<file path="flow/run.sh">
#!/bin/bash
# the make line also repeats each setting of config.mk as NAME=value (left out here)
make -C /OpenROAD-flow-scripts/flow DESIGN_CONFIG=/design/flow/config.mk WORK_HOME=/design/flow/orfs CLKGATE_MAP_FILE= finish
</file>
<file path="flow/constraint.sdc">
create_clock -name core_clock -period 40.0 [get_ports {clk}]
set_input_delay 8.0000 -clock core_clock [delete_from_list [all_inputs] [get_ports {clk}]]
set_output_delay 8.0000 -clock core_clock [all_outputs]
set_load 0.01 [all_outputs]
</file>
<file path="flow/config.mk">
export PLATFORM = sky130hd
export DESIGN_NAME = cpu
export DESIGN_NICKNAME = cpu
export VERILOG_FILES = /design/flow/design.v
export SDC_FILE = /design/flow/constraint.sdc
export NUM_CORES = 4
export LEC_CHECK = 0
export ABC_AREA = 1
export CAP_MARGIN = 20
export CORE_ASPECT_RATIO = 0.7
export CORE_MARGIN = 2
export CORE_UTILIZATION = 72
export CTS_CLUSTER_DIAMETER = 233
export CTS_CLUSTER_SIZE = 100
export PLACE_DENSITY = 0.43
export SETUP_SLACK_MARGIN = 5.0
export SLEW_MARGIN = 20
</file>
<file path="flow/design.v">
module pc(
    input clk,
    input reset,
    input pcwrite,
    input [7:0] next_pc,
    output reg [7:0] pc
);
    always @ (posedge clk or posedge reset) begin
        if (reset) begin
            pc <= 8'b0;
        end
        else if (pcwrite) begin
            pc <= next_pc;
        end
    end
endmodule
module IF_ID (
    input clk,
    input reset,
    input [18:0] IF_instruction,
    input IF_IDwrite,
    input [7:0] IF_pc_plus_one,
    output reg [7:0] ID_pc_plus_one,
    output reg [18:0] ID_instruction,
    output reg ID_valid
);
    always @(posedge clk or posedge reset) begin
        if (reset) begin
            ID_valid <= 1'b0;
        end
        else if (IF_IDwrite) begin
            ID_valid <= 1'b1;
        end
    end
    always @(posedge clk) begin
        if (IF_IDwrite) begin
            ID_instruction <= IF_instruction;
            ID_pc_plus_one <= IF_pc_plus_one;
        end
    end
endmodule
module control(
    input [4:0] opcode,
    input hazard,
    output reg ID_branch,
    output reg ID_regwrite,
    output reg ID_memtoreg,
    output reg ID_memread,
    output reg ID_memwrite,
    output reg ID_alusrc,
    output reg ID_aluop,
    output reg ID_regdist,
    output reg ID_branchtype,
    output reg ID_push,
    output reg ID_pop,
    output reg ID_ret,
    output reg ID_jump
);
    always @(*) begin
        ID_branch = 1'b0;
        ID_regwrite = 1'b0;
        ID_memtoreg = 1'b0;
        ID_memread = 1'b0;
        ID_memwrite = 1'b0;
        ID_alusrc = 1'b0;
        ID_aluop = 1'b0;
        ID_regdist = 1'b0;
        ID_branchtype = 1'b0;
        ID_push = 1'b0;
        ID_pop = 1'b0;
        ID_ret = 1'b0;
        ID_jump = 1'b0;
        if (!hazard) begin
            case (opcode)
                5'd0: begin
                    ID_regdist = 1'b1;
                    ID_regwrite = 1'b1;
                end
                5'd1: begin
                    ID_regdist = 1'b1;
                    ID_regwrite = 1'b1;
                end
                5'd2: begin
                    ID_jump = 1'b1;
                end
                5'd3: begin
                    ID_branch = 1'b1;
                    ID_branchtype = 1'b0;
                end
                5'd4: begin
                    ID_branch = 1'b1;
                    ID_branchtype = 1'b1;
                end
                5'd5: begin
                    ID_push = 1'b1;
                    ID_jump = 1'b1;
                    ID_regdist = 1'b1;
                    ID_regwrite = 1'b1;
                    ID_alusrc = 1'b1;
                end
                5'd6: begin
                    ID_pop = 1'b1;
                    ID_ret = 1'b1;
                    ID_regdist = 1'b1;
                    ID_regwrite = 1'b1;
                    ID_alusrc = 1'b1;
                end
                5'd7: begin
                    ID_memread = 1'b1;
                    ID_memtoreg = 1'b1;
                    ID_regwrite = 1'b1;
                    ID_alusrc = 1'b1;
                end
                5'd8: begin
                    ID_memwrite = 1'b1;
                    ID_alusrc = 1'b1;
                end
                5'd9: begin
                    ID_regwrite = 1'b1;
                end
                5'd10: begin
                    ID_regwrite = 1'b1;
                    ID_alusrc = 1'b1;
                end
                default: begin
                end
            endcase
        end
    end
endmodule
module reg_file(
    input clk,
    input reset,
    input WB_regwrite,
    input ID_push,
    input ID_pop,
    input [2:0] rs1,
    input [2:0] rs2,
    input [2:0] ws,
    input [18:0] wd,
    output reg [18:0] ID_rd1,
    output reg [18:0] ID_rd2,
    output [2:0] sp
);
    integer i;
    reg [2:0] SP;
    reg [18:0] register_file[0:7];
    assign sp = SP;
    always @(*) begin
        if (WB_regwrite && (ws == rs1))
            ID_rd1 = wd;
        else
            ID_rd1 = register_file[rs1];
        if (WB_regwrite && (ws == rs2))
            ID_rd2 = wd;
        else
            ID_rd2 = register_file[rs2];
    end
    always @(posedge clk or posedge reset) begin
        if (reset) begin
            for (i=0;i<8;i=i+1) begin
                register_file[i] <= 19'd0;
            end
            SP <= 3'd7;
        end else begin
            if (WB_regwrite) begin
                register_file[ws] <= wd;
            end
            if (ID_push) begin
                SP <= SP - 3'd1;
            end
            else if (ID_pop) begin
                SP <= SP + 3'd1;
            end
        end
    end
endmodule
module comparator (
    input [18:0] ID_rd1,
    input [18:0] ID_rd2,
    output reg zero
);
    always @(*) begin
        if (ID_rd1 == ID_rd2) begin
            zero = 1'b1;
        end
        else begin
            zero = 1'b0;
        end
    end
endmodule
module ID_EX(
    input clk,
    input reset,
    input [4:0] ID_opcode,
    input ID_regwrite,
    input ID_memtoreg,
    input ID_memread,
    input ID_memwrite,
    input ID_alusrc,
    input ID_aluop,
    input ID_regdist,
    input [7:0] ID_immediate,
    input [2:0] ID_rs,
    input [2:0] ID_rt,
    input [2:0] ID_rd,
    input [18:0] ID_rd1,
    input [18:0] ID_rd2,
    output reg [4:0] EX_opcode,
    output reg EX_regwrite,
    output reg EX_memtoreg,
    output reg EX_memread,
    output reg EX_memwrite,
    output reg EX_alusrc,
    output reg EX_aluop,
    output reg EX_regdist,
    output reg [7:0] EX_immediate,
    output reg [2:0] EX_rs,
    output reg [2:0] EX_rt,
    output reg [2:0] EX_rd,
    output reg [18:0] EX_rd1,
    output reg [18:0] EX_rd2
);
    always @(posedge clk or posedge reset) begin
        if (reset) begin
            EX_regwrite <= 1'b0;
            EX_memread <= 1'b0;
            EX_memwrite <= 1'b0;
        end
        else begin
            EX_regwrite <= ID_regwrite;
            EX_memread <= ID_memread;
            EX_memwrite <= ID_memwrite;
        end
    end
    always @(posedge clk) begin
        EX_opcode <= ID_opcode;
        EX_memtoreg <= ID_memtoreg;
        EX_alusrc <= ID_alusrc;
        EX_aluop <= ID_aluop;
        EX_regdist <= ID_regdist;
        EX_immediate <= ID_immediate;
        EX_rs <= ID_rs;
        EX_rt <= ID_rt;
        EX_rd <= ID_rd;
        EX_rd1 <= ID_rd1;
        EX_rd2 <= ID_rd2;
    end
endmodule
module alu_mux(
    input [1:0] sel,
    input [18:0] EX_data,
    input [18:0] MEM_data,
    input [18:0] WB_data,
    output reg [18:0] in
);
    always @(*) begin
        case (sel)
            2'b00 : in = EX_data;
            2'b01 : in = MEM_data;
            2'b10 : in = WB_data;
            default: in = 19'd0;
        endcase
    end
endmodule
module alu_control (
    input [4:0] opcode,
    input [4:0] funct,
    output reg [4:0] operation
);
    always @(*) begin
        case (opcode)
            5'd0: operation = funct;
            5'd1: operation = funct;
            5'd9: operation = funct;
            5'd10: operation = 5'd12;
            5'd8: operation = 5'd12;
            5'd7: operation = 5'd12;
            5'd5: operation = 5'd12;
            5'd6: operation = 5'd12;
            default: operation = 5'd0;
        endcase
    end
endmodule
module alu (
    input [18:0] in1,
    input [18:0] in2,
    input [4:0] alu_ctrl,
    output reg [18:0] EX_out
);
    always @(*) begin
        case (alu_ctrl)
            5'd0: EX_out = in1 + in2;
            5'd1: EX_out = in1 - in2;
            5'd2: EX_out = in1 * in2;
            5'd3: EX_out = (in2 == 19'd0) ? 19'd0 : in1 / in2;
            5'd4: EX_out = in1 + 1;
            5'd5: EX_out = in1 - 1;
            5'd6: EX_out = in1 & in2;
            5'd7: EX_out = in1 | in2;
            5'd8: EX_out = in1 ^ in2;
            5'd9: EX_out = ~in1;
            5'd10: EX_out = in1 ^ 19'b0011001010111010110;  
            5'd11: EX_out = in1 ^ 19'b0011001010111010110;
            5'd12: EX_out = in2;
            default: EX_out = 19'd0;
        endcase
    end
endmodule
module EX_MEM (
    input clk,
    input reset,
    input EX_regwrite,
    input EX_memtoreg,
    input EX_memread,
    input EX_memwrite,
    input [18:0] EX_out,
    input [18:0] EX_wdata,
    input [2:0] EX_rd,
    output reg MEM_regwrite,
    output reg MEM_memtoreg,
    output reg MEM_memread,
    output reg MEM_memwrite,
    output reg [18:0] MEM_out,
    output reg [18:0] MEM_wdata,
    output reg [2:0] MEM_rd
);
    always @(posedge clk or posedge reset) begin
        if (reset) begin
            MEM_regwrite <= 1'b0;
            MEM_memread <= 1'b0;
            MEM_memwrite <= 1'b0;
        end
        else begin
            MEM_regwrite <= EX_regwrite;
            MEM_memread <= EX_memread;
            MEM_memwrite <= EX_memwrite;
        end
    end
    always @(posedge clk) begin
        MEM_memtoreg <= EX_memtoreg;
        MEM_out <= EX_out;
        MEM_wdata <= EX_wdata;
        MEM_rd <= EX_rd;
    end
endmodule
module MEM_WB (
    input clk,
    input reset,
    input MEM_regwrite,
    input MEM_memtoreg,
    input [18:0] MEM_rdata,
    input [18:0] MEM_out,
    input [2:0] MEM_rd,
    output reg WB_regwrite,
    output reg WB_memtoreg,
    output reg [18:0] WB_rdata,
    output reg [18:0] WB_out,
    output reg [2:0] WB_rd
);
always @(posedge clk or posedge reset) begin
    if (reset) begin
        WB_regwrite <= 1'b0;
    end
    else begin
        WB_regwrite <= MEM_regwrite;
    end
end
always @(posedge clk) begin
    WB_memtoreg <= MEM_memtoreg;
    WB_rdata <= MEM_rdata;
    WB_out <= MEM_out;
    WB_rd <= MEM_rd;
end
endmodule
module forwarding_unit (
    input [2:0] EX_rs,
	input [2:0] EX_rt,
	input [2:0] MEM_rd,
	input [2:0] WB_rd,
	input MEM_regwrite,
	input WB_regwrite,
	output reg [1:0] mux_in1,
	output reg [1:0] mux_in2
);
    always @ (*) begin
	    mux_in1 = 2'b00;
		mux_in2 = 2'b00;
		if ((MEM_rd == EX_rs) && (MEM_regwrite)) begin
		    mux_in1 =2'b01;
		end
		if ((MEM_rd == EX_rt) && (MEM_regwrite)) begin
		    mux_in2 =2'b01;
		end
		if (((WB_rd == EX_rs) && (WB_regwrite)) && ~((MEM_rd == EX_rs) && (MEM_regwrite))) begin
            mux_in1 = 2'b10;
        end
		if (((WB_rd == EX_rt) && (WB_regwrite)) && ~((MEM_rd == EX_rt) && (MEM_regwrite))) begin
            mux_in2 = 2'b10;
        end
	end 
endmodule
module hazard_detection(
    input reset,
    input EX_memread,
    input [2:0] EX_rt,
    input [2:0] ID_rt,
    input [2:0] ID_rs,
    input ID_reads_early,
    input [2:0] ID_ra1,
    input [2:0] ID_ra2,
    input EX_regwrite,
    input [2:0] EX_dest,
    input MEM_regwrite,
    input [2:0] MEM_rd,
    output reg hazard,
    output reg IF_IDwrite,
    output reg PCwrite
);
    wire early_hazard;
    assign early_hazard = ID_reads_early &&
        ((EX_regwrite && ((EX_dest == ID_ra1) || (EX_dest == ID_ra2))) ||
         (MEM_regwrite && ((MEM_rd == ID_ra1) || (MEM_rd == ID_ra2))));
    always @ (*) begin
        if (reset) begin
            hazard = 1'b0;
            IF_IDwrite = 1'b1;
            PCwrite = 1'b1;
        end
        else if ((EX_memread && ((EX_rt == ID_rt) || (EX_rt == ID_rs))) || early_hazard) begin
            hazard = 1'b1;
            IF_IDwrite = 1'b0;
            PCwrite = 1'b0;
        end
        else begin
            hazard = 1'b0;
            IF_IDwrite = 1'b1;
            PCwrite = 1'b1;
        end
    end
endmodule
module cpu(
    input clk,
    input reset,
    output [7:0] imem_addr,
    input [18:0] imem_data,
    output [7:0] dmem_addr,
    output [18:0] dmem_wdata,
    output dmem_we,
    input [18:0] dmem_rdata,
    output rf_we,
    output [2:0] rf_waddr,
    output [18:0] rf_wdata
);
    wire [7:0] ret_mux_pc;
    wire [7:0] pc;
    wire pcwrite;
    wire IF_IDwrite;
    wire hazard;
    wire WB_regwrite;
    pc pc_cpu (
        .clk(clk),
        .reset(reset),
        .pcwrite(pcwrite),
        .next_pc(ret_mux_pc),
        .pc(pc)
    );
    wire [18:0] IF_instruction;
    assign imem_addr = pc;
    assign IF_instruction = imem_data;
    wire [7:0] IF_pc_plus_one;
    assign IF_pc_plus_one = pc + 8'd1;
    wire [7:0] ID_pc_plus_one;
    wire [18:0] ID_instruction;
    wire ID_valid;
    wire branch_signal;
    IF_ID IF_ID_cpu (
        .clk(clk),
        .reset(reset),
        .IF_instruction(IF_instruction),
        .IF_IDwrite(IF_IDwrite),
        .IF_pc_plus_one(IF_pc_plus_one),
        .ID_pc_plus_one(ID_pc_plus_one),
        .ID_instruction(ID_instruction),
        .ID_valid(ID_valid)
    );
    wire ID_branch, ID_regwrite, ID_memtoreg, ID_memread, ID_memwrite, ID_alusrc, ID_aluop;
    wire ID_regdist, ID_branchtype, ID_push, ID_pop, ID_ret, ID_jump;
    control control_cpu(
        .opcode(ID_instruction[18:14]),
        .hazard(hazard | ~ID_valid),
        .ID_branch(ID_branch),
        .ID_regwrite(ID_regwrite),
        .ID_memtoreg(ID_memtoreg),
        .ID_memread(ID_memread),
        .ID_memwrite(ID_memwrite),
        .ID_alusrc(ID_alusrc),
        .ID_aluop(ID_aluop),
        .ID_regdist(ID_regdist),
        .ID_branchtype(ID_branchtype),
        .ID_push(ID_push),
        .ID_pop(ID_pop),
        .ID_ret(ID_ret),
        .ID_jump(ID_jump)
    );
    wire [18:0] wd;
    wire [18:0] ID_rd1, ID_rd2;
    wire [2:0] ws;
    wire [2:0] sp;
    wire ID_is_ret = (ID_instruction[18:14] == 5'd6);
    wire ID_is_call = (ID_instruction[18:14] == 5'd5);
    wire [2:0] ID_ra1 = ID_is_ret ? (sp + 3'd1) : ID_instruction[13:11];
    wire [2:0] ID_ra2 = ID_instruction[10:8];
    reg_file reg_file_cpu(
        .clk(clk),
        .reset(reset),
        .WB_regwrite(WB_regwrite),
        .ID_push(ID_push),
        .ID_pop(ID_pop),
        .rs1(ID_ra1),
        .rs2(ID_ra2),
        .ws(ws),
        .wd(wd),
        .ID_rd1(ID_rd1),
        .ID_rd2(ID_rd2),
        .sp(sp)
    );
    wire zero;
    comparator comparator_cpu(
        .ID_rd1(ID_rd1),
        .ID_rd2(ID_rd2),
        .zero(zero)
    );
    wire zero_flag;
    assign zero_flag = (ID_branchtype) ? ~zero : zero;
    assign branch_signal = ID_branch && zero_flag;
    wire [7:0] branch_mux_pc;
    assign branch_mux_pc = (branch_signal) ? ID_instruction[7:0] : IF_pc_plus_one;
    wire [7:0] jump_mux_pc;
    assign jump_mux_pc = (ID_jump) ? ID_instruction[7:0] : branch_mux_pc;
    assign ret_mux_pc = (ID_ret) ? ID_rd1[7:0] : jump_mux_pc;
    wire [7:0] ID_immediate = ID_is_call ? ID_pc_plus_one :
                              (ID_is_ret ? 8'd0 : ID_instruction[7:0]);
    wire [2:0] ID_rd = ID_is_call ? sp :
                       (ID_is_ret ? (sp + 3'd1) : ID_instruction[7:5]);
    wire EX_regwrite, EX_memtoreg, EX_memread, EX_memwrite, EX_alusrc, EX_aluop, EX_regdist;
    wire [7:0] EX_immediate;
    wire [2:0] EX_rs, EX_rt, EX_rd;
    wire [18:0] EX_rd1, EX_rd2;
    wire [4:0] EX_opcode;
    ID_EX ID_EX_cpu(
        .clk(clk),
        .reset(reset),
        .ID_opcode(ID_instruction[18:14]),
        .ID_regwrite(ID_regwrite),
        .ID_memtoreg(ID_memtoreg),
        .ID_memread(ID_memread),
        .ID_memwrite(ID_memwrite),
        .ID_alusrc(ID_alusrc),
        .ID_aluop(ID_aluop),
        .ID_regdist(ID_regdist),
        .ID_immediate(ID_immediate),
        .ID_rs(ID_instruction[13:11]),
        .ID_rt(ID_instruction[10:8]),
        .ID_rd(ID_rd),
        .ID_rd1(ID_rd1),
        .ID_rd2(ID_rd2),
        .EX_opcode(EX_opcode),
        .EX_regwrite(EX_regwrite),
        .EX_memtoreg(EX_memtoreg),
        .EX_memread(EX_memread),
        .EX_memwrite(EX_memwrite),
        .EX_alusrc(EX_alusrc),
        .EX_aluop(EX_aluop),
        .EX_regdist(EX_regdist),
        .EX_immediate(EX_immediate),
        .EX_rs(EX_rs),
        .EX_rt(EX_rt),
        .EX_rd(EX_rd),
        .EX_rd1(EX_rd1),
        .EX_rd2(EX_rd2)
    );
    wire [1:0] sel1, sel2;
    wire [18:0] in1, EX_in2_mux, in2;
    wire [18:0] MEM_out;
    alu_mux alu_mux_in1(
        .sel(sel1),
        .EX_data(EX_rd1),
        .MEM_data(MEM_out),
        .WB_data(wd),
        .in(in1)
    );
    alu_mux alu_mux_in2(
        .sel(sel2),
        .EX_data(EX_rd2),
        .MEM_data(MEM_out),
        .WB_data(wd),
        .in(EX_in2_mux)
    );
    wire [18:0] extended_EX_immediate;
    assign extended_EX_immediate = { 11'b0, EX_immediate};
    assign in2 = (EX_alusrc) ? extended_EX_immediate : EX_in2_mux;
    wire [4:0] alu_ctrl;
    alu_control alu_control_cpu(
        .opcode(EX_opcode),
        .funct(EX_immediate[4:0]),
        .operation(alu_ctrl)
    );
    wire [18:0] EX_out;
    alu alu_cpu(
        .in1(in1),
        .in2(in2),
        .alu_ctrl(alu_ctrl),
        .EX_out(EX_out)
    );
    wire [2:0] EX_rd_muxed;
    assign EX_rd_muxed = (EX_regdist) ? EX_rd : EX_rt;
    wire MEM_regwrite, MEM_memtoreg, MEM_memread, MEM_memwrite;
    wire [18:0] MEM_wdata;
    wire [2:0] MEM_rd;
    EX_MEM EX_MEM_cpu (
        .clk(clk),
        .reset(reset),
        .EX_regwrite(EX_regwrite),
        .EX_memtoreg(EX_memtoreg),
        .EX_memread(EX_memread),
        .EX_memwrite(EX_memwrite),
        .EX_out(EX_out),
        .EX_wdata(EX_in2_mux),
        .EX_rd(EX_rd_muxed),
        .MEM_regwrite(MEM_regwrite),
        .MEM_memtoreg(MEM_memtoreg),
        .MEM_memread(MEM_memread),
        .MEM_memwrite(MEM_memwrite),
        .MEM_out(MEM_out),
        .MEM_wdata(MEM_wdata),
        .MEM_rd(MEM_rd)
    );
    wire [18:0] MEM_rdata;
    assign dmem_addr = MEM_out[7:0];
    assign dmem_wdata = MEM_wdata;
    assign dmem_we = MEM_memwrite;
    assign MEM_rdata = dmem_rdata;
    wire WB_memtoreg;
    wire [18:0] WB_rdata, WB_out;
    wire [2:0] WB_rd;
    MEM_WB MEM_WB_cpu(
        .clk(clk),
        .reset(reset),
        .MEM_regwrite(MEM_regwrite),
        .MEM_memtoreg(MEM_memtoreg),
        .MEM_rdata(MEM_rdata),
        .MEM_out(MEM_out),
        .MEM_rd(MEM_rd),
        .WB_regwrite(WB_regwrite),
        .WB_memtoreg(WB_memtoreg),
        .WB_rdata(WB_rdata),
        .WB_out(WB_out),
        .WB_rd(WB_rd)
    );
    assign ws = WB_rd;
    assign wd = (WB_memtoreg) ? WB_rdata : WB_out;
    assign rf_we = WB_regwrite;
    assign rf_waddr = WB_rd;
    assign rf_wdata = wd;
    forwarding_unit forwarding_unit_cpu(
        .EX_rs(EX_rs),
        .EX_rt(EX_rt),
        .MEM_rd(MEM_rd),
        .WB_rd(WB_rd),
        .MEM_regwrite(MEM_regwrite),
        .WB_regwrite(WB_regwrite),
        .mux_in1(sel1),
        .mux_in2(sel2)
    );
    wire ID_reads_early = ID_valid && ((ID_instruction[18:14] == 5'd3) ||
                          (ID_instruction[18:14] == 5'd4) || ID_is_ret);
    hazard_detection hazard_detection_cpu(
        .reset(reset),
        .EX_memread(EX_memread),
        .EX_rt(EX_rt),
        .ID_rs(ID_instruction[13:11]),
        .ID_rt(ID_instruction[10:8]),
        .ID_reads_early(ID_reads_early),
        .ID_ra1(ID_ra1),
        .ID_ra2(ID_ra2),
        .EX_regwrite(EX_regwrite),
        .EX_dest(EX_rd_muxed),
        .MEM_regwrite(MEM_regwrite),
        .MEM_rd(MEM_rd),
        .hazard(hazard),
        .IF_IDwrite(IF_IDwrite),
        .PCwrite(pcwrite)
    );
endmodule
</file>
==> results of run 1 <==
## timing repair
item                       4_1_cts
hold buffers                     0
buffers inserted               223
pin swaps                      122
cloned                           6
gates resized                  151
setup endpoints to repair        3
## metrics by stage
stage          cell area [µm²]   util  hold WS (ns)  setup slack (ns)  setup TNS [ns]
2_1_floorplan            33000      -         0.310              3.41               0
4_1_cts                  37200  0.827         0.265              3.70               0
3_5_place_dp             34700  0.771         0.319             -1.64           -1.64
3_3_place_gp             34700  0.771         0.317             0.703               0
## routing by layer
metal  GRT overflow  GRT usage
met5              1      0.288
met4             37      0.592
met3              2      0.569
met2             37      0.866
met1              1      0.785
==> out/metrics.cfg, run 1 <==
[status]
status=aborted with a tool error
stop_stage=5_1_grt
tool.error=[ERROR GRT-0232] Routing congestion too high. Check the congestion heatmap in the GUI.

[logic_synthesis]
synth.cell_area_mm2=0.0328
syn_avg_cell_area_um2=7.50
synthesis.instances=4372
ys_area_mm2=0.0328
synth.top_cell.area_share=0.127
topCellsByArea=dfrtp_1 13%, ha_1 12%, dfxtp_1 9.6%, nand2_1 8.9%, inv_1 7.9%
ff_type=dfrtp_1
top_logic_kind=simple AND/OR/NAND/NOR gates
synth.top_cells.by_count=778 x nand2_1, 692 x inv_1, 331 x nor2_1
muxShareOfSynthArea=0.000687
ys_types=74
synth_warnings=14
xor_share=0.0508
synthSimpleGateAreaFrac=0.214
syn_nets=4855
yosys_cells=4372
synthAdderAreaFrac=0.197
ys_async_sr_fraction=0.480
ys_seq_share=0.250
yosys.area.top_type=dfrtp_1
numSynthFlops=354
most_common_cell=nand2_1
ys_sh_aoi=0.178
synth-edff-count=27

[floorplan]
die_height_um=183
rows=65
die-area_mm2=0.0473
coreArea_mm2=0.0450
num_io_pins=99
fp-utilization=0.729
die_x_um=259

[clocking]
cts-root-buf=clkbuf_16
cts.sinks=354
h-tree-depth=1
numCtsBuffers=7
cts_buffer_depth=3

[place]
gp_congestion=1.08
portBuffers=98
hpwl_um=85800
post-place-cells=5003

[global_route]
grt_usage=0.721
grt-ovfl-total=78

==> inputs of run 2 (changes only) <==
ABC_AREA = unset   (was 1)
CORE_ASPECT_RATIO = unset   (was 0.7)
CORE_UTILIZATION = 29   (was 72)
CTS_CLUSTER_DIAMETER = unset   (was 233)
CTS_CLUSTER_SIZE = unset   (was 100)
PLACE_DENSITY = unset   (was 0.43)
SETUP_SLACK_MARGIN = unset   (was 5.0)
clock period = 37.0 ns   (was 40.0 ns; I/O delays follow)
==> run 2 against run 1 <==
Net effect: the run now finishes clean; synthesized cell count is 5.5% lower; die size grew to 2.5 times the previous value; area after synthesis is 2.4% higher.
==> out/metrics.cfg, run 2 <==
[job]
tool_warnings=55
maxCapViolCount=0

[final_timing]
slew_viol_final=0
fin_ws_ns=0.753
finalCritPeriodShare=0.980
worstMarginPinSlew_ns=1.27
slew_headroom=0.141
fmax_ghz=0.0276
fin_skew_ns=0.0663
holdWs_ns=0.309
finalHoldViolations=0
finalSetupViolations=0
rsz0062_at_grt=yes
final.min_clock_period_ns=36.25

[critical_path]
cp-endpoint=EX_MEM_cpu.MEM_out[0]
regToRegEndpoint=EX_MEM_cpu.MEM_out[0]
cp.depth=185
cp_slowest_cell=o41ai_4
cp_common_cell=o21a_1
end_kind=register
worst-endpoint-arrival_ns=36.75
critPathLaunch=MEM_WB_cpu.WB_rd[2]
cp_max_fo=7
rr_worst_depth=185
worstPathRequired_ns=37.50
cp.buffers_inverters=13
r2r_start=MEM_WB_cpu.WB_rd[2]
rrSetupSlack_ns=0.75
slowest_delay_ns=0.41
cp_top_family=AND-OR/OR-AND gates
start_kind=register
critical_path_class=reg2reg

[final_layout]
fin_nets=4874
area_growth_pct=21.3
stdcell_count=5935
fillers=11800

[place]
portBuffers=98  ; unchanged
hpwl_um=99300  ; was 85800 µm
post-place-cells=5766  ; was 5003
dpl_worst_slack_ns=-0.562  ; was -1.64 ns
gp_congestion=0.977  ; was 1.08

[hold_path]
min_from=EX_MEM_cpu.MEM_memtoreg
hold_end=MEM_WB_cpu.WB_memtoreg
hold_path_class=reg2reg
whs_path_depth=0

[floorplan]
die_x_um=344  ; was 259 µm
coreArea_mm2=0.115  ; was 0.0450 mm²
die_height_um=344  ; was 183 µm
die-area_mm2=0.119  ; was 0.0473 mm²
rows=124  ; was 65
num_io_pins=99  ; unchanged
fp-utilization=0.293  ; was 0.729

[clocking]
postCtsHoldBufs=0  ; unchanged
cts-root-buf=clkbuf_16  ; unchanged
clkTransAtPathRegs_ns=0.10
cts_tree=built
cts.sinks=354  ; unchanged
cts_buffer_depth=3  ; unchanged
numCtsBuffers=40  ; was 7
h-tree-depth=2  ; was 1
clock.latency.late_pin_ns=0.64

[route]
vias_per_cell=5.56
wl_per_cell_um=22.7
ant_nets=0
vias=33000
drt-total-wl_um=135000
drtIter0Drc=3281
drc_errors=0
dr.pass1.iters=8

[logic_synthesis]
synth.cell_area_mm2=0.0336  ; was 0.0328 mm²
synth.top_cell.area_share=0.124  ; was 0.127
top_logic_kind=AND-OR/OR-AND gates  ; was simple AND/OR/NAND/NOR gates
syn_avg_cell_area_um2=8.13  ; was 7.50 µm²
synthAdderAreaFrac=0.193  ; was 0.197
topCellsByArea=dfrtp_1 12%, ha_1 12%, dfxtp_1 9.4%, fa_1 7.4%, nor2_1 4.9%  ; was dfrtp_1 13%, ha_1 12%, dfxtp_1 9.6%, nand2_1 8.9%, inv_1 7.9%
synth-edff-count=27  ; unchanged
synth_warnings=14  ; unchanged
ys_seq_share=0.245  ; was 0.250
ff_type=dfrtp_1  ; unchanged
syn_nets=4614  ; was 4855
yosys.area.top_type=dfrtp_1  ; unchanged
yosys_cells=4131  ; was 4372
xor_share=0.0503  ; was 0.0508
muxShareOfSynthArea=0.0529  ; was 0.000687
synthSimpleGateAreaFrac=0.175  ; was 0.214
ys_sh_aoi=0.220  ; was 0.178
ys_area_mm2=0.0336  ; was 0.0328 mm²
synth.top_cells.by_count=439 x nor2_1, 394 x nand2_1, 331 x inv_1  ; was 778 x nand2_1, 692 x inv_1, 331 x nor2_1
numSynthFlops=354  ; unchanged
most_common_cell=nor2_1  ; was nand2_1
ys_async_sr_fraction=0.480  ; unchanged
synthesis.instances=4131  ; was 4372
ys_types=98  ; was 74

[global_route]
met1_usage=0.291
antenna_found_initial=5
grt_pass1_wl_um=199000
grt_usage=0.220
grt_pass1_vias=31500
grt-ovfl-total=0
grt_use_met2=0.348
met3_usage=0.0445
busiest_layer=met2
grt_max_degree=78

[status]
status=no timing/DRC/antenna violations  ; was aborted with a tool error

[run 2: layout make-up]
cell class	count	area, µm²	share of cell area
Multi-Input combinational cell	3213	24300	0.597
Sequential cell	354	8240	0.202
Timing Repair Buffer	442	3640	0.0894
Tap cell	1512	1890	0.0464
Inverter	340	1280	0.0315
Clock buffer	59	1140	0.0281
Clock inverter	14	195	0.00479
Antenna cell	1	2.50	0.0000614
[run 2: metrics by stage]
step	setup TNS (ns)	utilization	cell area [µm²]
after global routing	-1.05	0.355	40700
after detailed placement	-0.562	0.329	37700
final	0	0.355	40700
after global placement	0	0.329	37700
after floorplan	0	-	33800
after CTS	0	0.342	39200
[run 2: repair_timing]
action	CTS	global route
gates resized	27	205
buffers inserted	11	85
endpoints found under the setup margin	1	2
pin swaps	11	166
[run 2: layer usage]
layer	part of all wire	vias to the layer above
met5	0.000059	-
met4	0.046	2
met3	0.090	357
met2	0.44	1603
met1	0.42	15900
li1	-	15100
==> inputs of run 3 (changes only) <==
CAP_MARGIN = 40   (was 20)
CELL_PAD_IN_SITES_GLOBAL_PLACEMENT = 2   (was unset)
CORE_ASPECT_RATIO = 1.0   (was unset)
CORE_MARGIN = 9   (was 2)
CORE_UTILIZATION = 46   (was 29)
CTS_CLUSTER_DIAMETER = 204   (was unset)
GPL_ROUTABILITY_DRIVEN = 0   (was unset)
GPL_TIMING_DRIVEN = 1   (was unset)
PLACE_DENSITY_LB_ADDON = 0.08   (was unset)
SETUP_SLACK_MARGIN = -0.45   (was unset)
SLEW_MARGIN = 15   (was 20)
TNS_END_PERCENT = 85   (was unset)
clock period = 25.9 ns   (was 37.0 ns; I/O delays follow)
==> run 3 against run 2 <==
Net effect: the layout now fails its checks (setup timing); register-to-register slack lost 10 ns; critical path depth increased by 1; highest routed layer unchanged.
==> out/metrics.cfg, run 3 <==
[status]
status=failed layout checks  ; was no timing/DRC/antenna violations
failed_checks=setup timing

[clocking]
postCtsHoldBufs=0  ; unchanged
clock.latency.late_pin_ns=0.57  ; was 0.64 ns
numCtsBuffers=39  ; was 40
clkTransAtPathRegs_ns=0.07  ; was 0.10 ns
h-tree-depth=2  ; unchanged
cts_buffer_depth=3  ; unchanged
cts-root-buf=clkbuf_16  ; unchanged
cts.sinks=354  ; unchanged
cts_tree=built  ; unchanged

[logic_synthesis]
syn_nets=4614  ; unchanged
synth_warnings=14  ; unchanged
synth.cell_area_mm2=0.0336  ; unchanged
synthSimpleGateAreaFrac=0.175  ; unchanged
ys_seq_share=0.245  ; unchanged
syn_avg_cell_area_um2=8.13  ; unchanged
muxShareOfSynthArea=0.0529  ; unchanged
xor_share=0.0503  ; unchanged
ys_area_mm2=0.0336  ; unchanged
topCellsByArea=dfrtp_1 12%, ha_1 12%, dfxtp_1 9.4%, fa_1 7.4%, nor2_1 4.9%  ; unchanged
yosys.area.top_type=dfrtp_1  ; unchanged
ff_type=dfrtp_1  ; unchanged
ys_async_sr_fraction=0.480  ; unchanged
synthesis.instances=4131  ; unchanged
synth.top_cell.area_share=0.124  ; unchanged
synth.top_cells.by_count=439 x nor2_1, 394 x nand2_1, 331 x inv_1  ; unchanged
yosys_cells=4131  ; unchanged
synth-edff-count=27  ; unchanged
top_logic_kind=AND-OR/OR-AND gates  ; unchanged
ys_types=98  ; unchanged
ys_sh_aoi=0.220  ; unchanged
most_common_cell=nor2_1  ; unchanged
numSynthFlops=354  ; unchanged
synthAdderAreaFrac=0.193  ; unchanged

[route]
vias=34700  ; was 33.0k
dr.pass1.iters=6  ; was 8
vias_per_cell=5.92  ; was 5.56
wl_per_cell_um=23.8  ; was 22.7 µm
ant_nets=0  ; unchanged
drt-total-wl_um=139000  ; was 135000 µm
antenna_cells_inserted=0  ; was 1
drc_errors=0  ; unchanged
drtIter0Drc=3112  ; was 3281

[final_timing]
worstMarginPinSlew_ns=1.00  ; was 1.27 ns
final.min_clock_period_ns=35.31  ; was 36.25 ns
finalCritPeriodShare=1.36  ; was 0.980
fin_skew_ns=0.0328  ; was 0.0663 ns
finalHoldViolations=0  ; unchanged
slew_viol_final=0  ; unchanged
slew_headroom=0.333  ; was 0.141
fin_ws_ns=-9.41  ; was 0.753 ns
fmax_ghz=0.0283  ; was 0.0276 GHz
finalSetupViolations=5  ; was 0
holdWs_ns=0.327  ; was 0.309 ns
rsz0062_at_grt=yes  ; unchanged

[final_layout]
area_growth_pct=29.3  ; was 21.3%
stdcell_count=5862  ; was 5935
fillers=6587  ; was 11.8k
fin_nets=5365  ; was 4874

[job]
tool_warnings=57  ; was 55
maxCapViolCount=0  ; unchanged

[global_route]
met3_usage=0.0494  ; was 0.0445
grt_max_degree=67  ; was 78
grt_pass1_wl_um=210000  ; was 199000 µm
grt_use_met2=0.541  ; was 0.348
grt-ovfl-total=0  ; unchanged
grt_usage=0.327  ; was 0.220
grt_pass1_vias=34100  ; was 31.5k
met1_usage=0.420  ; was 0.291
antenna_found_initial=7  ; was 5
busiest_layer=met2  ; unchanged

[critical_path]
regToRegEndpoint=EX_MEM_cpu.MEM_out[0]  ; unchanged
cp.depth=186  ; was 185
end_kind=register  ; unchanged
slowest_delay_ns=0.42  ; was 0.41 ns
start_kind=register  ; unchanged
critical_path_class=reg2reg  ; unchanged
critPathLaunch=ID_EX_cpu.EX_rt[0]  ; was MEM_WB_cpu.WB_rd[2]
cp.buffers_inverters=23  ; was 13
worst-endpoint-arrival_ns=35.72  ; was 36.75 ns
cp-endpoint=EX_MEM_cpu.MEM_out[0]  ; unchanged
cp_common_cell=o21a_1  ; unchanged
rrSetupSlack_ns=-9.41  ; was 0.75 ns
cp_top_family=AND-OR/OR-AND gates  ; unchanged
rr_worst_depth=186  ; was 185
worstPathRequired_ns=26.31  ; was 37.50 ns
r2r_start=ID_EX_cpu.EX_rt[0]  ; was MEM_WB_cpu.WB_rd[2]
cp_max_fo=7  ; unchanged
cp_slowest_cell=or3_1  ; was o41ai_4

[place]
portBuffers=98  ; unchanged
post-place-cells=5730  ; was 5766
hpwl_um=106000  ; was 99300 µm

[floorplan]
die-area_mm2=0.0830  ; was 0.119 mm²
rows=98  ; was 124
num_io_pins=99  ; unchanged
die_height_um=288  ; was 344 µm
fp-utilization=0.467  ; was 0.293
coreArea_mm2=0.0719  ; was 0.115 mm²
die_x_um=288  ; was 344 µm

[hold_path]
whs_path_depth=0  ; unchanged
min_from=ID_EX_cpu.EX_memtoreg  ; was EX_MEM_cpu.MEM_memtoreg
hold_end=EX_MEM_cpu.MEM_memtoreg  ; was MEM_WB_cpu.WB_memtoreg
hold_path_class=reg2reg  ; unchanged

## run 3: timing repair
| item | CTS | global route |
|---|---|---|
| gates cloned | 0 | 0 |
| buffers inserted | 47 | 15 |
| endpoints found under the setup margin | 5 | 5 |
| resized | 34 | 46 |
| pin swaps | 49 | 42 |
## run 3: layout make-up
type | count | area, µm² | area share
sequential | 354 | 8220 | 0.189
timing repair buffer | 934 | 7380 | 0.170
clock buffer | 57 | 1210 | 0.0279
multi-input combinational | 3213 | 24000 | 0.554
inverter | 340 | 1280 | 0.0295
clock inverter | 14 | 95.1 | 0.00219
tap | 950 | 1190 | 0.0274
## run 3: per-stage QoR
| step | area, µm² | setup slack, ns | setup TNS, ns | utilization |
|---|---|---|---|---|
| finish | 43400 | -9.41 | -24.57 | 0.604 |
| global route | 43400 | -11.36 | -32.86 | 0.604 |
| CTS | 43100 | -9.22 | -23.60 | 0.600 |
| detailed placement | 41300 | -9.60 | -25.06 | 0.575 |
| global placement | 41200 | -8.84 | -21.69 | 0.574 |
| floorplan | 34300 | -9.65 | -24.34 | - |
## run 3: per-layer routing
metal	part of all wire	vias to the layer above
met5	0.00042	-
met3	0.080	397
met4	0.056	10
met1	0.41	16600
li1	-	16100
met2	0.45	1547
==> inputs of run 4 (changes only) <==
ABC_AREA = 1   (was unset)
CAP_MARGIN = 20   (was 40)
CELL_PAD_IN_SITES_GLOBAL_PLACEMENT = unset   (was 2)
CORE_ASPECT_RATIO = unset   (was 1.0)
CORE_MARGIN = 2   (was 9)
CORE_UTILIZATION = 71   (was 46)
CTS_CLUSTER_DIAMETER = 276   (was 204)
CTS_CLUSTER_SIZE = 34   (was unset)
GPL_ROUTABILITY_DRIVEN = 1   (was 0)
GPL_TIMING_DRIVEN = unset   (was 1)
MAX_ROUTING_LAYER = met5   (was unset)
PLACE_DENSITY = 0.65   (was unset)
PLACE_DENSITY_LB_ADDON = unset   (was 0.08)
SETUP_SLACK_MARGIN = 5.0   (was -0.45)
SLEW_MARGIN = 30   (was 15)
TNS_END_PERCENT = 95   (was 85)
clock period = 39.0 ns   (was 25.9 ns; I/O delays follow)
==> run 4 against run 3 <==
Net effect: the run now fails in 5_1_grt; synthesized cell count increased by 5.8%; die size decreased by 42%; area after synthesis fell by 2.4%.
==> out/metrics.cfg, run 4 <==
[logic_synthesis]
syn_avg_cell_area_um2=7.50  ; was 8.13 µm²
synthAdderAreaFrac=0.197  ; was 0.193
synth_warnings=14  ; unchanged
ys_types=74  ; was 98
ys_area_mm2=0.0328  ; was 0.0336 mm²
synth.cell_area_mm2=0.0328  ; was 0.0336 mm²
numSynthFlops=354  ; unchanged
most_common_cell=nand2_1  ; was nor2_1
xor_share=0.0508  ; was 0.0503
ys_sh_aoi=0.178  ; was 0.220
muxShareOfSynthArea=0.000687  ; was 0.0529
synthSimpleGateAreaFrac=0.214  ; was 0.175
ys_seq_share=0.250  ; was 0.245
topCellsByArea=dfrtp_1 13%, ha_1 12%, dfxtp_1 9.6%, nand2_1 8.9%, inv_1 7.9%  ; was dfrtp_1 12%, ha_1 12%, dfxtp_1 9.4%, fa_1 7.4%, nor2_1 4.9%
yosys_cells=4372  ; was 4131
synth.top_cells.by_count=778 x nand2_1, 692 x inv_1, 331 x nor2_1  ; was 439 x nor2_1, 394 x nand2_1, 331 x inv_1
synthesis.instances=4372  ; was 4131
ff_type=dfrtp_1  ; unchanged
syn_nets=4855  ; was 4614
synth-edff-count=27  ; unchanged
ys_async_sr_fraction=0.480  ; unchanged
synth.top_cell.area_share=0.127  ; was 0.124
yosys.area.top_type=dfrtp_1  ; unchanged
top_logic_kind=simple AND/OR/NAND/NOR gates  ; was AND-OR/OR-AND gates

[clocking]
cts.sinks=354  ; unchanged
postCtsHoldBufs=0  ; unchanged
numCtsBuffers=14  ; was 39
cts_buffer_depth=3  ; unchanged
cts-root-buf=clkbuf_16  ; unchanged
h-tree-depth=1  ; was 2

[global_route]
grt-ovfl-total=30
grt_usage=0.704

[place]
placed_area_mm2=0.0350  ; was 0.0413 mm²
portBuffers=98  ; unchanged
post-place-cells=5042  ; was 5730
dpl_worst_slack_ns=-0.870  ; was -9.60 ns
gp_congestion=1.06
hpwl_um=81700  ; was 106000 µm

[floorplan]
rows=78  ; was 98
die_height_um=219  ; was 288 µm
coreArea_mm2=0.0455  ; was 0.0719 mm²
fp-utilization=0.721  ; was 0.467
die-area_mm2=0.0479  ; was 0.0830 mm²
die_x_um=219  ; was 288 µm
num_io_pins=99  ; unchanged

[status]
tool.error=[ERROR GRT-0232] Routing congestion too high. Check the congestion heatmap in the GUI.
status=aborted with a tool error  ; was failed layout checks
stop_stage=5_1_grt

==> run 4: timing repair <==
| item | in CTS |
|---|---|
| pin swaps | 160 |
| gates cloned | 7 |
| endpoints found under the setup margin | 3 |
| setup buffers | 270 |
| gates resized | 151 |
==> run 4: layer usage <==
| metal | track usage | overflow |
|---|---|---|
| met5 | 0.376 | 0 |
| met4 | 0.591 | 3 |
| met3 | 0.566 | 11 |
| met2 | 0.865 | 9 |
| met1 | 0.729 | 7 |
==> inputs of run 5 (changes only) <==
CAP_MARGIN = 40   (was 20)
CELL_PAD_IN_SITES_DETAIL_PLACEMENT = 2   (was unset)
CORE_ASPECT_RATIO = 0.97   (was unset)
CORE_MARGIN = 3   (was 2)
CORE_UTILIZATION = 56   (was 71)
CTS_CLUSTER_DIAMETER = 108   (was 276)
CTS_CLUSTER_SIZE = 46   (was 34)
GPL_ROUTABILITY_DRIVEN = 0   (was 1)
GPL_TIMING_DRIVEN = 1   (was unset)
HOLD_SLACK_MARGIN = 0.09   (was unset)
MAX_ROUTING_LAYER = unset   (was met5)
MIN_ROUTING_LAYER = met2   (was unset)
PLACE_DENSITY = unset   (was 0.65)
SETUP_SLACK_MARGIN = unset   (was 5.0)
SLEW_MARGIN = 0   (was 30)
TNS_END_PERCENT = unset   (was 95)
clock period = 38.0 ns   (was 39.0 ns; I/O delays follow)
==> run 5 against run 4 <==
Net effect: the run fails in 3_5_place_dp; die size increased by 28%; synthesized cell count unchanged; area after synthesis unchanged.
==> out/metrics.cfg, run 5 <==
[logic_synthesis]
topCellsByArea=dfrtp_1 13%, ha_1 12%, dfxtp_1 9.6%, nand2_1 8.9%, inv_1 7.9%  ; unchanged
ys_async_sr_fraction=0.480  ; unchanged
synth_warnings=14  ; unchanged
xor_share=0.0508  ; unchanged
numSynthFlops=354  ; unchanged
syn_nets=4855  ; unchanged
muxShareOfSynthArea=0.000687  ; unchanged
synth.top_cell.area_share=0.127  ; unchanged
top_logic_kind=simple AND/OR/NAND/NOR gates  ; unchanged
synthAdderAreaFrac=0.197  ; unchanged
synthesis.instances=4372  ; unchanged
synth-edff-count=27  ; unchanged
ys_types=74  ; unchanged
synth.top_cells.by_count=778 x nand2_1, 692 x inv_1, 331 x nor2_1  ; unchanged
ys_area_mm2=0.0328  ; unchanged
synth.cell_area_mm2=0.0328  ; unchanged
synthSimpleGateAreaFrac=0.214  ; unchanged
yosys_cells=4372  ; unchanged
most_common_cell=nand2_1  ; unchanged
ys_seq_share=0.250  ; unchanged
ys_sh_aoi=0.178  ; unchanged
yosys.area.top_type=dfrtp_1  ; unchanged
syn_avg_cell_area_um2=7.50  ; unchanged
ff_type=dfrtp_1  ; unchanged

[floorplan]
die-area_mm2=0.0615  ; was 0.0479 mm²
num_io_pins=99  ; unchanged
rows=86  ; was 78
die_x_um=252  ; was 219 µm
coreArea_mm2=0.0574  ; was 0.0455 mm²
fp-utilization=0.572  ; was 0.721
die_height_um=244  ; was 219 µm

[place]
portBuffers=98  ; unchanged

[status]
status=aborted with a tool error  ; unchanged
stop_stage=3_5_place_dp  ; was 5_1_grt
tool.error=[ERROR DPL-0033] detailed placement checks failed during check placement.  ; was [ERROR GRT-0232] Routing congestion too high. Check the congestion heatmap in the GUI.

==> inputs of run 6 (changes only) <==
ABC_AREA = unset   (was 1)
CAP_MARGIN = 20   (was 40)
CELL_PAD_IN_SITES_DETAIL_PLACEMENT = unset   (was 2)
CORE_ASPECT_RATIO = unset   (was 0.97)
CORE_MARGIN = 2   (was 3)
CORE_UTILIZATION = 72   (was 56)
CTS_CLUSTER_DIAMETER = unset   (was 108)
CTS_CLUSTER_SIZE = 14   (was 46)
GPL_ROUTABILITY_DRIVEN = unset   (was 0)
GPL_TIMING_DRIVEN = unset   (was 1)
HOLD_SLACK_MARGIN = unset   (was 0.09)
MIN_ROUTING_LAYER = unset   (was met2)
PLACE_DENSITY_LB_ADDON = 0.27   (was unset)
SLEW_MARGIN = 20   (was 0)
clock period = 16.0 ns   (was 38.0 ns; I/O delays follow)
==> run 6 against run 5 <==
Net effect: the run fails in 5_1_grt; die size is 21% lower; area after synthesis is 2.4% higher; synthesized cell count is 5.5% lower.
==> out/metrics.cfg, run 6 <==
[status]
status=aborted with a tool error  ; unchanged
stop_stage=5_1_grt  ; was 3_5_place_dp
tool.error=[ERROR GRT-0116] Global routing finished with congestion. Check the congestion regions in the DRC Viewer.  ; was [ERROR DPL-0033] detailed placement checks failed during check placement.

[floorplan]
coreArea_mm2=0.0463  ; was 0.0574 mm²
fp-utilization=0.726  ; was 0.572
die_height_um=220  ; was 244 µm
die-area_mm2=0.0484  ; was 0.0615 mm²
rows=79  ; was 86
die_x_um=220  ; was 252 µm
num_io_pins=99  ; unchanged

[clocking]
cts_buffer_depth=3
numCtsBuffers=38
h-tree-depth=2
cts-root-buf=clkbuf_16
cts.sinks=354

[logic_synthesis]
synth-edff-count=27  ; unchanged
synth.cell_area_mm2=0.0336  ; was 0.0328 mm²
ys_async_sr_fraction=0.480  ; unchanged
synthSimpleGateAreaFrac=0.175  ; was 0.214
synth_warnings=14  ; unchanged
syn_avg_cell_area_um2=8.13  ; was 7.50 µm²
ff_type=dfrtp_1  ; unchanged
syn_nets=4614  ; was 4855
xor_share=0.0503  ; was 0.0508
ys_seq_share=0.245  ; was 0.250
topCellsByArea=dfrtp_1 12%, ha_1 12%, dfxtp_1 9.4%, fa_1 7.4%, nor2_1 4.9%  ; was dfrtp_1 13%, ha_1 12%, dfxtp_1 9.6%, nand2_1 8.9%, inv_1 7.9%
synth.top_cell.area_share=0.124  ; was 0.127
yosys_cells=4131  ; was 4372
most_common_cell=nor2_1  ; was nand2_1
yosys.area.top_type=dfrtp_1  ; unchanged
numSynthFlops=354  ; unchanged
ys_sh_aoi=0.220  ; was 0.178
ys_area_mm2=0.0336  ; was 0.0328 mm²
synth.top_cells.by_count=439 x nor2_1, 394 x nand2_1, 331 x inv_1  ; was 778 x nand2_1, 692 x inv_1, 331 x nor2_1
top_logic_kind=AND-OR/OR-AND gates  ; was simple AND/OR/NAND/NOR gates
synthesis.instances=4131  ; was 4372
muxShareOfSynthArea=0.0529  ; was 0.000687
synthAdderAreaFrac=0.193  ; was 0.197
ys_types=98  ; was 74

[place]
portBuffers=98  ; unchanged
hpwl_um=105000
gp_congestion=1.14

[global_route]
grt_usage=0.913
grt-ovfl-total=978

## run 6: metal layers
layer,GRT overflow,track usage
met5,12,0.613
met4,325,0.972
met3,70,0.813
met2,529,1.03
met1,42,0.877
## run 6: metrics by stage
stage          instances   util  instance area (µm²)  setup TNS (ns)  worst slack (ns)
4_1_cts             5589  0.943                43600          -88.62            -18.58
2_1_floorplan       4131      -                34300          -93.35            -19.55
3_3_place_gp        5361  0.879                40600          -85.67            -18.01
3_5_place_dp        5361  0.879                40600          -96.62            -19.66
## run 6: timing repair
item	in CTS
setup endpoints to repair	10
resized	113
buffers inserted	158
gates cloned	2
pin swaps	117
endpoints found under the hold margin	0
hold buffers	0
==> inputs of run 7 (changes only) <==
CORE_ASPECT_RATIO = 0.97   (was unset)
CORE_UTILIZATION = 56   (was 72)
CTS_CLUSTER_SIZE = 10   (was 14)
GPL_TIMING_DRIVEN = 0   (was unset)
MIN_ROUTING_LAYER = met2   (was unset)
PLACE_DENSITY = 0.71   (was unset)
PLACE_DENSITY_LB_ADDON = unset   (was 0.27)
SLEW_MARGIN = 30   (was 20)
clock period = 38.0 ns   (was 16.0 ns; I/O delays follow)
==> run 7 against run 6 <==
Net effect: the flow again stops in 5_1_grt; synthesized cell count did not move; area after synthesis stayed put; die size grew 28%.
==> out/metrics.cfg, run 7 <==
[status]
stop_stage=5_1_grt  ; unchanged
tool.error=[ERROR GRT-0116] Global routing finished with congestion. Check the congestion regions in the DRC Viewer.  ; unchanged
status=aborted with a tool error  ; unchanged

[floorplan]
die_height_um=245  ; was 220 µm
rows=88  ; was 79
die-area_mm2=0.0619  ; was 0.0484 mm²
fp-utilization=0.566  ; was 0.726
die_x_um=253  ; was 220 µm
coreArea_mm2=0.0593  ; was 0.0463 mm²
num_io_pins=99  ; unchanged

[place]
placed_area_mm2=0.0360  ; was 0.0406 mm²
hpwl_um=111000  ; was 105000 µm
gp_congestion=1.15  ; was 1.14
post-place-cells=5004  ; was 5361
dpl_worst_slack_ns=-9.76  ; was -19.66 ns
portBuffers=98  ; unchanged

[logic_synthesis]
yosys_cells=4131  ; unchanged
ys_async_sr_fraction=0.480  ; unchanged
ff_type=dfrtp_1  ; unchanged
ys_seq_share=0.245  ; unchanged
synthesis.instances=4131  ; unchanged
topCellsByArea=dfrtp_1 12%, ha_1 12%, dfxtp_1 9.4%, fa_1 7.4%, nor2_1 4.9%  ; unchanged
syn_nets=4614  ; unchanged
synthSimpleGateAreaFrac=0.175  ; unchanged
ys_area_mm2=0.0336  ; unchanged
ys_types=98  ; unchanged
synth_warnings=14  ; unchanged
synth.top_cell.area_share=0.124  ; unchanged
synth.top_cells.by_count=439 x nor2_1, 394 x nand2_1, 331 x inv_1  ; unchanged
synth.cell_area_mm2=0.0336  ; unchanged
ys_sh_aoi=0.220  ; unchanged
synthAdderAreaFrac=0.193  ; unchanged
most_common_cell=nor2_1  ; unchanged
xor_share=0.0503  ; unchanged
yosys.area.top_type=dfrtp_1  ; unchanged
top_logic_kind=AND-OR/OR-AND gates  ; unchanged
muxShareOfSynthArea=0.0529  ; unchanged
synth-edff-count=27  ; unchanged
numSynthFlops=354  ; unchanged
syn_avg_cell_area_um2=8.13  ; unchanged

[clocking]
postCtsHoldBufs=0  ; unchanged
cts_buffer_depth=3  ; unchanged
numCtsBuffers=42  ; was 38
cts-root-buf=clkbuf_16  ; unchanged
h-tree-depth=2  ; unchanged
cts.sinks=354  ; unchanged

[global_route]
grt-ovfl-total=9
grt_usage=0.787

[run 7: what timing repair did]
action,in CTS
cloned,1
resized,273
setup buffers,165
pin swaps,129
endpoints found under the setup margin,4
[run 7: layer usage]
| metal | overflow | GRT usage |
|---|---|---|
| met5 | 3 | 0.644 |
| met2 | 0 | 0.824 |
| met1 | - | - |
| met3 | 5 | 0.877 |
| met4 | 1 | 0.592 |
[run 7: metrics by stage]
step	setup TNS, ns	util
floorplan	0	-
global placement	-21.46	0.600
detailed placement	-21.49	0.606
CTS	-0.0933	0.668
==> inputs of run 8 (changes only) <==
CORE_ASPECT_RATIO = unset   (was 0.97)
CORE_UTILIZATION = 57   (was 56)
CTS_CLUSTER_SIZE = unset   (was 10)
GPL_TIMING_DRIVEN = unset   (was 0)
MIN_ROUTING_LAYER = unset   (was met2)
PLACE_DENSITY = unset   (was 0.71)
SLEW_MARGIN = 20   (was 30)
clock period = 17.9 ns   (was 38.0 ns; I/O delays follow)
==> run 8 against run 7 <==
Net effect: now fails the layout checks on setup timing; die size decreased by 1.7%; area after synthesis unchanged; synthesized cell count unchanged.
==> out/metrics.cfg, run 8 <==
[place]
portBuffers=98  ; unchanged
gp_congestion=1.07  ; was 1.15
placed_area_mm2=0.0411  ; was 0.0360 mm²
hpwl_um=101000  ; was 111000 µm

[critical_path]
cp-endpoint=EX_MEM_cpu.MEM_out[0]
rrSetupSlack_ns=-17.38
cp.buffers_inverters=24
rr_worst_depth=191
cp.depth=191
r2r_start=ID_EX_cpu.EX_rt[2]
slowest_delay_ns=0.46
critPathLaunch=ID_EX_cpu.EX_rt[2]
start_kind=register
cp_top_family=AND-OR/OR-AND gates
cp_common_cell=o21a_1
cp_max_fo=6
regToRegEndpoint=EX_MEM_cpu.MEM_out[0]
critical_path_class=reg2reg
cp_slowest_cell=a2111o_1
end_kind=register
worst-endpoint-arrival_ns=35.72
worstPathRequired_ns=18.34

[final_timing]
fin_tns_setup_ns=-79.92
rsz0062_at_grt=yes
holdWs_ns=0.333
finalHoldViolations=0
final.min_clock_period_ns=35.28
worstMarginPinSlew_ns=1.26
slew_viol_final=0
finalSetupViolations=9
slew_headroom=0.149
fmax_ghz=0.0283
finalCritPeriodShare=1.97
fin_skew_ns=0.0338
fin_ws_ns=-17.38

[global_route]
antenna_found_initial=4
grt_pass1_wl_um=205000
grt_usage=0.442
grt-ovfl-total=0
grt_max_degree=67
grt_pass1_vias=35300

[route]
dr.pass1.iters=8
drt-total-wl_um=139000
ant_nets=0
vias_per_cell=6.26
drtIter0Drc=3698
drc_errors=0
vias=36500
wl_per_cell_um=23.9

[job]
tool_warnings=59
maxCapViolCount=0

[hold_path]
hold_path_class=reg2reg
whs_path_depth=0
hold_end=MEM_WB_cpu.WB_memtoreg
min_from=EX_MEM_cpu.MEM_memtoreg

[logic_synthesis]
ys_types=98  ; unchanged
topCellsByArea=dfrtp_1 12%, ha_1 12%, dfxtp_1 9.4%, fa_1 7.4%, nor2_1 4.9%  ; unchanged
synth_warnings=14  ; unchanged
top_logic_kind=AND-OR/OR-AND gates  ; unchanged
most_common_cell=nor2_1  ; unchanged
ys_area_mm2=0.0336  ; unchanged
synth.cell_area_mm2=0.0336  ; unchanged
yosys_cells=4131  ; unchanged
xor_share=0.0503  ; unchanged
ys_async_sr_fraction=0.480  ; unchanged
numSynthFlops=354  ; unchanged
muxShareOfSynthArea=0.0529  ; unchanged
synth.top_cell.area_share=0.124  ; unchanged
synthSimpleGateAreaFrac=0.175  ; unchanged
yosys.area.top_type=dfrtp_1  ; unchanged
synthAdderAreaFrac=0.193  ; unchanged
synthesis.instances=4131  ; unchanged
synth.top_cells.by_count=439 x nor2_1, 394 x nand2_1, 331 x inv_1  ; unchanged
ys_seq_share=0.245  ; unchanged
synth-edff-count=27  ; unchanged
ys_sh_aoi=0.220  ; unchanged
syn_nets=4614  ; unchanged
syn_avg_cell_area_um2=8.13  ; unchanged
ff_type=dfrtp_1  ; unchanged

[status]
status=failed layout checks  ; was aborted with a tool error
failed_checks=setup timing

[floorplan]
die-area_mm2=0.0609  ; was 0.0619 mm²
die_height_um=247  ; was 245 µm
coreArea_mm2=0.0579  ; was 0.0593 mm²
num_io_pins=99  ; unchanged
fp-utilization=0.580  ; was 0.566
rows=88  ; unchanged
die_x_um=247  ; was 253 µm

[clocking]
postCtsHoldBufs=0  ; unchanged
h-tree-depth=2  ; unchanged
cts-root-buf=clkbuf_16  ; unchanged
numCtsBuffers=38  ; was 42
clock.latency.late_pin_ns=0.57
cts_buffer_depth=3  ; unchanged
cts_tree=built
cts.sinks=354  ; unchanged
clkTransAtPathRegs_ns=0.09

[final_layout]
area_growth_pct=34.2
stdcell_area_mm2=0.0451
fin_nets=5513

## run 8: timing repair
| action | 4_1_cts | 5_1_grt |
|---|---|---|
| endpoints found under the hold margin | 0 | 0 |
| endpoints found under the setup margin | 9 | 9 |
| pin swaps | 146 | 136 |
| cloned | 1 | 0 |
| resized | 133 | 101 |
| setup buffers | 157 | 60 |
## run 8: area by class of cell
cell class	count	area, µm²
multi-input cells	3213	24700
fillers	4139	12900
repair buffers	1083	8640
flip-flops and latches	354	8220
inverters	340	1280
clock buffers	52	1100
well taps	765	957
clock inverters	18	186
diodes	2	5.00
## run 8: stage by stage
stage	cells	setup WS, ns	utilization
4_1_cts	5771	-16.40	0.762
6_report	5827	-17.38	0.778
5_1_grt	5826	-19.12	0.778
2_1_floorplan	4131	-17.65	-
3_3_place_gp	5545	-16.70	0.709
3_5_place_dp	5545	-17.42	0.709
## run 8: layer usage
metal	global-route usage	wire, µm
met1	0.539	51800
met2	0.699	61200
met3	0.0937	14000
met4	0.312	12400
met5	0	32
==> inputs of run 9 (changes only) <==
CAP_MARGIN = 15   (was 20)
CORE_UTILIZATION = 72   (was 57)
CTS_CLUSTER_SIZE = 63   (was unset)
PLACE_DENSITY = 0.67   (was unset)
SETUP_SLACK_MARGIN = 4.21   (was unset)
SLEW_MARGIN = 10   (was 20)
clock period = 16.8 ns   (was 17.9 ns; I/O delays follow)
==> run 9 against run 8 <==
Net effect: the flow now stops in 5_1_grt; area after synthesis stayed put; die size is 21% lower; synthesized cell count stayed put.
==> out/metrics.cfg, run 9 <==
[clocking]
cts.sinks=354  ; unchanged
h-tree-depth=2  ; unchanged
cts-root-buf=clkbuf_16  ; unchanged
postCtsHoldBufs=0  ; unchanged
cts_buffer_depth=3  ; unchanged
numCtsBuffers=36  ; was 38

[logic_synthesis]
syn_avg_cell_area_um2=8.13  ; unchanged
synthAdderAreaFrac=0.193  ; unchanged
ys_sh_aoi=0.220  ; unchanged
numSynthFlops=354  ; unchanged
yosys.area.top_type=dfrtp_1  ; unchanged
topCellsByArea=dfrtp_1 12%, ha_1 12%, dfxtp_1 9.4%, fa_1 7.4%, nor2_1 4.9%  ; unchanged
ys_seq_share=0.245  ; unchanged
xor_share=0.0503  ; unchanged
synth.top_cells.by_count=439 x nor2_1, 394 x nand2_1, 331 x inv_1  ; unchanged
ys_types=98  ; unchanged
syn_nets=4614  ; unchanged
synth.cell_area_mm2=0.0336  ; unchanged
top_logic_kind=AND-OR/OR-AND gates  ; unchanged
synth-edff-count=27  ; unchanged
synthesis.instances=4131  ; unchanged
yosys_cells=4131  ; unchanged
synth.top_cell.area_share=0.124  ; unchanged
ys_async_sr_fraction=0.480  ; unchanged
most_common_cell=nor2_1  ; unchanged
ys_area_mm2=0.0336  ; unchanged
ff_type=dfrtp_1  ; unchanged
synth_warnings=14  ; unchanged
synthSimpleGateAreaFrac=0.175  ; unchanged
muxShareOfSynthArea=0.0529  ; unchanged

[floorplan]
rows=79  ; was 88
num_io_pins=99  ; unchanged
coreArea_mm2=0.0463  ; was 0.0579 mm²
die_height_um=220  ; was 247 µm
fp-utilization=0.726  ; was 0.580
die_x_um=220  ; was 247 µm
die-area_mm2=0.0484  ; was 0.0609 mm²

[place]
placed_area_mm2=0.0407  ; was 0.0411 mm²
portBuffers=98  ; unchanged
hpwl_um=104000  ; was 101000 µm
gp_congestion=1.17  ; was 1.07

[status]
tool.error=[ERROR GRT-0116] Global routing finished with congestion. Check the congestion regions in the DRC Viewer.
stop_stage=5_1_grt
status=aborted with a tool error  ; was failed layout checks

[global_route]
grt-ovfl-total=997
grt_usage=0.898

[run 9: timing repair]
item	4_1_cts
gates resized	172
pin swaps	130
buffers inserted	170
endpoints found under the setup margin	12
[run 9: metrics by stage]
stage / worst slack [ns] / instances / utilization / hold WS, ns / setup TNS (ns)
3_3_place_gp: -17.18 / 5367 / 0.880 / 0.312 / -77.57
3_5_place_dp: -19.40 / 5367 / 0.880 / 0.321 / -92.90
4_1_cts: -18.13 / 5602 / 0.949 / 0.344 / -84.60
2_1_floorplan: -18.75 / 4131 / - / 0.310 / -85.70
[run 9: per-layer routing]
metal | overflow | track usage
met1 | 43 | 0.864
met2 | 624 | 1.04
met3 | 44 | 0.787
met4 | 276 | 0.921
met5 | 10 | 0.605
